==> run Z <==
==> flow/design.v <==
module sort_top (
  input             clk,
  input      [31:0] a, b, c, d, e, f,
  output reg [31:0] m, n, o, p, q, r
);
  reg  [31:0] a_q, b_q, c_q, d_q, e_q, f_q;
  wire [31:0] m_w, n_w, o_w, p_w, q_w, r_w;
  always @(posedge clk) begin
    a_q <= a; b_q <= b; c_q <= c; d_q <= d; e_q <= e; f_q <= f;
    m <= m_w; n <= n_w; o <= o_w; p <= p_w; q <= q_w; r <= r_w;
  end
  sort u_sort (
    .a(a_q), .b(b_q), .c(c_q), .d(d_q), .e(e_q), .f(f_q),
    .m(m_w), .n(n_w), .o(o_w), .p(p_w), .q(q_w), .r(r_w)
  );
endmodule

module sort(
  input [31:0]a,b,c,d,e,f,
  output reg [31:0]m,n,o,p,q,r);
  reg [31:0]mem[5:0];
  reg [31:0]t;
  always@(*)
    begin
      mem[0]=a;
      mem[1]=b;
      mem[2]=c;
      mem[3]=d;
      mem[4]=e;
      mem[5]=f;
      for(int i=0;i<6;i++)
        begin
          for(int j=0;j<5;j++)
            begin
              if(mem[j]<mem[j+1])
                begin
                  t = mem[j];
                  mem[j]=mem[j+1];
                  mem[j+1]=t;
                end
            end
        end
      m=mem[0];
      n=mem[1];
      o=mem[2];
      p=mem[3];
      q=mem[4];
      r=mem[5];
    end
endmodule
==> flow/run.sh <==
#!/bin/bash
# the make line also repeats each setting of config.mk as NAME=value (left out here)
make -C /OpenROAD-flow-scripts/flow DESIGN_CONFIG=/design/flow/config.mk WORK_HOME=/design/flow/orfs CLKGATE_MAP_FILE= finish
==> flow/config.mk <==
export PLATFORM = sky130hd
export DESIGN_NAME = sort_top
export DESIGN_NICKNAME = sort_top
export VERILOG_FILES = /design/flow/design.v
export SDC_FILE = /design/flow/constraint.sdc
export NUM_CORES = 4
export LEC_CHECK = 0
export ABC_AREA = 0
export CAP_MARGIN = 20
export CELL_PAD_IN_SITES_DETAIL_PLACEMENT = 0
export CORE_ASPECT_RATIO = 0.59
export CORE_MARGIN = 3
export CORE_UTILIZATION = 51
export CTS_CLUSTER_SIZE = 46
export GPL_ROUTABILITY_DRIVEN = 1
export GPL_TIMING_DRIVEN = 1
export MAX_ROUTING_LAYER = met5
export SLEW_MARGIN = 20
==> flow/constraint.sdc <==
create_clock -name core_clock -period 23.8 [get_ports {clk}]
set_input_delay 4.7600 -clock core_clock [delete_from_list [all_inputs] [get_ports {clk}]]
set_output_delay 4.7600 -clock core_clock [all_outputs]
set_load 0.01 [all_outputs]
==> inputs of run M, as changes to run Z <==
==> flow/config.mk (replaced) <==
export PLATFORM = sky130hd
export DESIGN_NAME = sort_top
export DESIGN_NICKNAME = sort_top
export VERILOG_FILES = /design/flow/design.v
export SDC_FILE = /design/flow/constraint.sdc
export NUM_CORES = 4
export LEC_CHECK = 0
export ABC_AREA = 1
export CAP_MARGIN = 20
export CORE_MARGIN = 2
export CORE_UTILIZATION = 58
export CTS_CLUSTER_DIAMETER = 381
export MAX_ROUTING_LAYER = met4
export SETUP_SLACK_MARGIN = -1.91
export SLEW_MARGIN = 20
export TNS_END_PERCENT = 5
==> flow/constraint.sdc (replaced) <==
create_clock -name core_clock -period 24.0 [get_ports {clk}]
set_input_delay 4.8000 -clock core_clock [delete_from_list [all_inputs] [get_ports {clk}]]
set_output_delay 4.8000 -clock core_clock [all_outputs]
set_load 0.01 [all_outputs]
==> inputs of run F, as changes to run Z <==
==> flow/config.mk (replaced) <==
export PLATFORM = sky130hd
export DESIGN_NAME = sort_top
export DESIGN_NICKNAME = sort_top
export VERILOG_FILES = /design/flow/design.v
export SDC_FILE = /design/flow/constraint.sdc
export NUM_CORES = 4
export LEC_CHECK = 0
export ABC_AREA = 1
export CAP_MARGIN = 20
export CELL_PAD_IN_SITES_DETAIL_PLACEMENT = 2
export CORE_MARGIN = 6
export CORE_UTILIZATION = 40
export SLEW_MARGIN = 20
==> flow/constraint.sdc (replaced) <==
create_clock -name core_clock -period 44.0 [get_ports {clk}]
set_input_delay 8.8000 -clock core_clock [delete_from_list [all_inputs] [get_ports {clk}]]
set_output_delay 8.8000 -clock core_clock [all_outputs]
set_load 0.01 [all_outputs]
==> comparison <==
- Run F never finished: it broke off in detailed placement. Run Z did not get past global routing (GRT-0232). Run M ended with an error in global routing with GRT-0116.
- Of run F and run Z, run Z has the higher area after synthesis (gap about 5.4%, measured against run Z).
- Synthesized cell count is the same in run M and run F.
- Die size: run Z is lower than run F (19%).

---

==> fjord <==
RTL: the design.v shown in full above, as it stands there.
Settings: LEC_CHECK=0, CAP_MARGIN=20, CORE_MARGIN=2, CORE_UTILIZATION=40, SLEW_MARGIN=20; clock period 44.0 ns.
run.sh (not shown) runs the stock make flow with config.mk's settings and CLKGATE_MAP_FILE=.
==> delta: changes against fjord <==
- CORE_UTILIZATION: 40 -> 64
- SETUP_SLACK_MARGIN: not set -> 3.56
- TNS_END_PERCENT: not set -> 5
==> flow/constraint.sdc (replaced) <==
create_clock -name core_clock -period 18.7 [get_ports {clk}]
set_input_delay 3.7400 -clock core_clock [delete_from_list [all_inputs] [get_ports {clk}]]
set_output_delay 3.7400 -clock core_clock [all_outputs]
set_load 0.01 [all_outputs]
==> amber: changes against fjord <==
- CORE_UTILIZATION: 40 -> 57
- HOLD_SLACK_MARGIN: not set -> -0.1
- MAX_ROUTING_LAYER: not set -> met4
- SETUP_SLACK_MARGIN: not set -> -0.25
- TNS_END_PERCENT: not set -> 100
==> flow/constraint.sdc (replaced) <==
create_clock -name core_clock -period 39.4 [get_ports {clk}]
set_input_delay 7.8800 -clock core_clock [delete_from_list [all_inputs] [get_ports {clk}]]
set_output_delay 7.8800 -clock core_clock [all_outputs]
set_load 0.01 [all_outputs]
==> results <==
amber aborted during global routing (5_1_grt) with GRT-0116. delta died in detailed placement (3_5_place_dp). fjord completed without violations.
In synthesized cell count, delta and amber do not differ.
Die area, highest first: fjord, amber, delta.
Area after synthesis is the same in amber and fjord.

---

==> v28: inputs <==
// sort_top: RTL as listed in full above, without the edits since
clock: 44.0 ns
lec_check: 0
cap_margin: 20
core_margin: 2
core_utilization: 58
cts_cluster_diameter: 39
cts_cluster_size: 100
slew_margin: 20
tns_end_percent: 5
==> v18 (differences from v28) <==
- ABC_AREA: not set -> 1
- CORE_UTILIZATION: 58 -> 72
- CTS_CLUSTER_DIAMETER: 39 -> 394
- CTS_CLUSTER_SIZE: 100 -> 98
- PLACE_DENSITY: not set -> 0.43
- SETUP_SLACK_MARGIN: not set -> 1.14
- TNS_END_PERCENT: 5 -> 15
==> flow/constraint.sdc (replaced) <==
create_clock -name core_clock -period 19.7 [get_ports {clk}]
set_input_delay 3.9400 -clock core_clock [delete_from_list [all_inputs] [get_ports {clk}]]
set_output_delay 3.9400 -clock core_clock [all_outputs]
set_load 0.01 [all_outputs]
==> results.sh <==
# flow metrics
export IMPL_outcome="aborted with a tool error"
export IMPL_haltStage="5_1_grt"
export IMPL_stop_error="[ERROR GRT-0232] Routing congestion too high. Check the congestion heatmap in the GUI."
export IMPL_grtUsageTotal=0.730
export IMPL_postCtsHoldBufs=0
export IMPL_cts_max_path_buffers=3
export IMPL_pre_cts_slack_ns=-1.25
export IMPL_clk_root_buffer_cell="clkbuf_16"
export IMPL_synth_most_common_cell="a21oi_1"
export IMPL_clock_sinks=384
export IMPL_postCtsResizedCells=56
export IMPL_synthesis_nets=8354
export IMPL_gp_congestion=1.25
export IMPL_yosysCellCount=7270
export IMPL_synthTopCellsByCount="a21oi_1, ha_1, o21ai_0"
export IMPL_placed_area_um2=66000
The numbers above come from v28.

==> results.sh <==
# flow metrics
export IMPL_gp_congestion=1.27
export IMPL_ys_area_um2=48100
export IMPL_outcome="aborted with a tool error"
export IMPL_mux_share=0
export IMPL_io_pins=385
export IMPL_stop_error="[ERROR DPL-0038] Utilization greater than 100%, impossible to legalize"
export IMPL_synth_area_um2=48100
export IMPL_fp_util=0.729
export IMPL_synthTopCellsByCount="nand2_1, o21ai_0, ha_1"
export IMPL_yosysCellCount=7817
export IMPL_synth_distinct_cells=38
export IMPL_die_w_um=263
export IMPL_synthArstFlopShare=0
export IMPL_haltStage="3_5_place_dp"
export IMPL_synth_most_common_cell="nand2_1"
export IMPL_synthesis_nets=8901
export IMPL_edf_count=0
export IMPL_simple_gate_share=0.289
The numbers above come from v18.


---

==> inputs of run a <==
RTL: the design.v shown in full above, as it stands there.
==> flow/config.mk <==
export PLATFORM = sky130hd
export DESIGN_NAME = sort_top
export DESIGN_NICKNAME = sort_top
export VERILOG_FILES = /design/flow/design.v
export SDC_FILE = /design/flow/constraint.sdc
export NUM_CORES = 4
export LEC_CHECK = 0
export CAP_MARGIN = 20
export CORE_MARGIN = 2
export CORE_UTILIZATION = 57
export SETUP_SLACK_MARGIN = -2.0
export SLEW_MARGIN = 20
==> flow/constraint.sdc <==
create_clock -name core_clock -period 38.3 [get_ports {clk}]
set_input_delay 7.6600 -clock core_clock [delete_from_list [all_inputs] [get_ports {clk}]]
set_output_delay 7.6600 -clock core_clock [all_outputs]
set_load 0.01 [all_outputs]
==> run b (differences from run a) <==
--- a/flow/config.mk
+++ b/flow/config.mk
@@ -7,6 +7,9 @@
 export LEC_CHECK = 0
+export ABC_AREA = 1
 export CAP_MARGIN = 20
 export CORE_MARGIN = 2
-export CORE_UTILIZATION = 57
-export SETUP_SLACK_MARGIN = -2.0
+export CORE_UTILIZATION = 69
+export CTS_CLUSTER_DIAMETER = 231
+export CTS_CLUSTER_SIZE = 100
+export PLACE_DENSITY = 0.43
 export SLEW_MARGIN = 20
==> flow/constraint.sdc (replaced) <==
create_clock -name core_clock -period 33.0 [get_ports {clk}]
set_input_delay 6.6000 -clock core_clock [delete_from_list [all_inputs] [get_ports {clk}]]
set_output_delay 6.6000 -clock core_clock [all_outputs]
set_load 0.01 [all_outputs]
==> run c (differences from run a) <==
--- a/flow/config.mk
+++ b/flow/config.mk
@@ -7,6 +7,13 @@
 export LEC_CHECK = 0
+export ABC_AREA = 0
 export CAP_MARGIN = 20
-export CORE_MARGIN = 2
-export CORE_UTILIZATION = 57
-export SETUP_SLACK_MARGIN = -2.0
+export CELL_PAD_IN_SITES_DETAIL_PLACEMENT = 0
+export CORE_ASPECT_RATIO = 0.59
+export CORE_MARGIN = 3
+export CORE_UTILIZATION = 42
+export CTS_CLUSTER_SIZE = 90
+export GPL_ROUTABILITY_DRIVEN = 1
+export GPL_TIMING_DRIVEN = 1
+export MAX_ROUTING_LAYER = met5
+export PLACE_DENSITY = 0.35
 export SLEW_MARGIN = 20
==> flow/constraint.sdc (replaced) <==
create_clock -name core_clock -period 23.8 [get_ports {clk}]
set_input_delay 4.7600 -clock core_clock [delete_from_list [all_inputs] [get_ports {clk}]]
set_output_delay 4.7600 -clock core_clock [all_outputs]
set_load 0.01 [all_outputs]
==> comparison <==
- Die area, highest first: run c, run a, run b.
- Synthesized cell count: run b is higher than run a (about 7.5%).
- Of run a and run b, run a has the higher area after synthesis (gap 5.7%, measured against run b).
- Run c produced a layout that fails on setup timing. Run b aborted during 5_1_grt. Run a failed in 5_1_grt on GRT-0116.
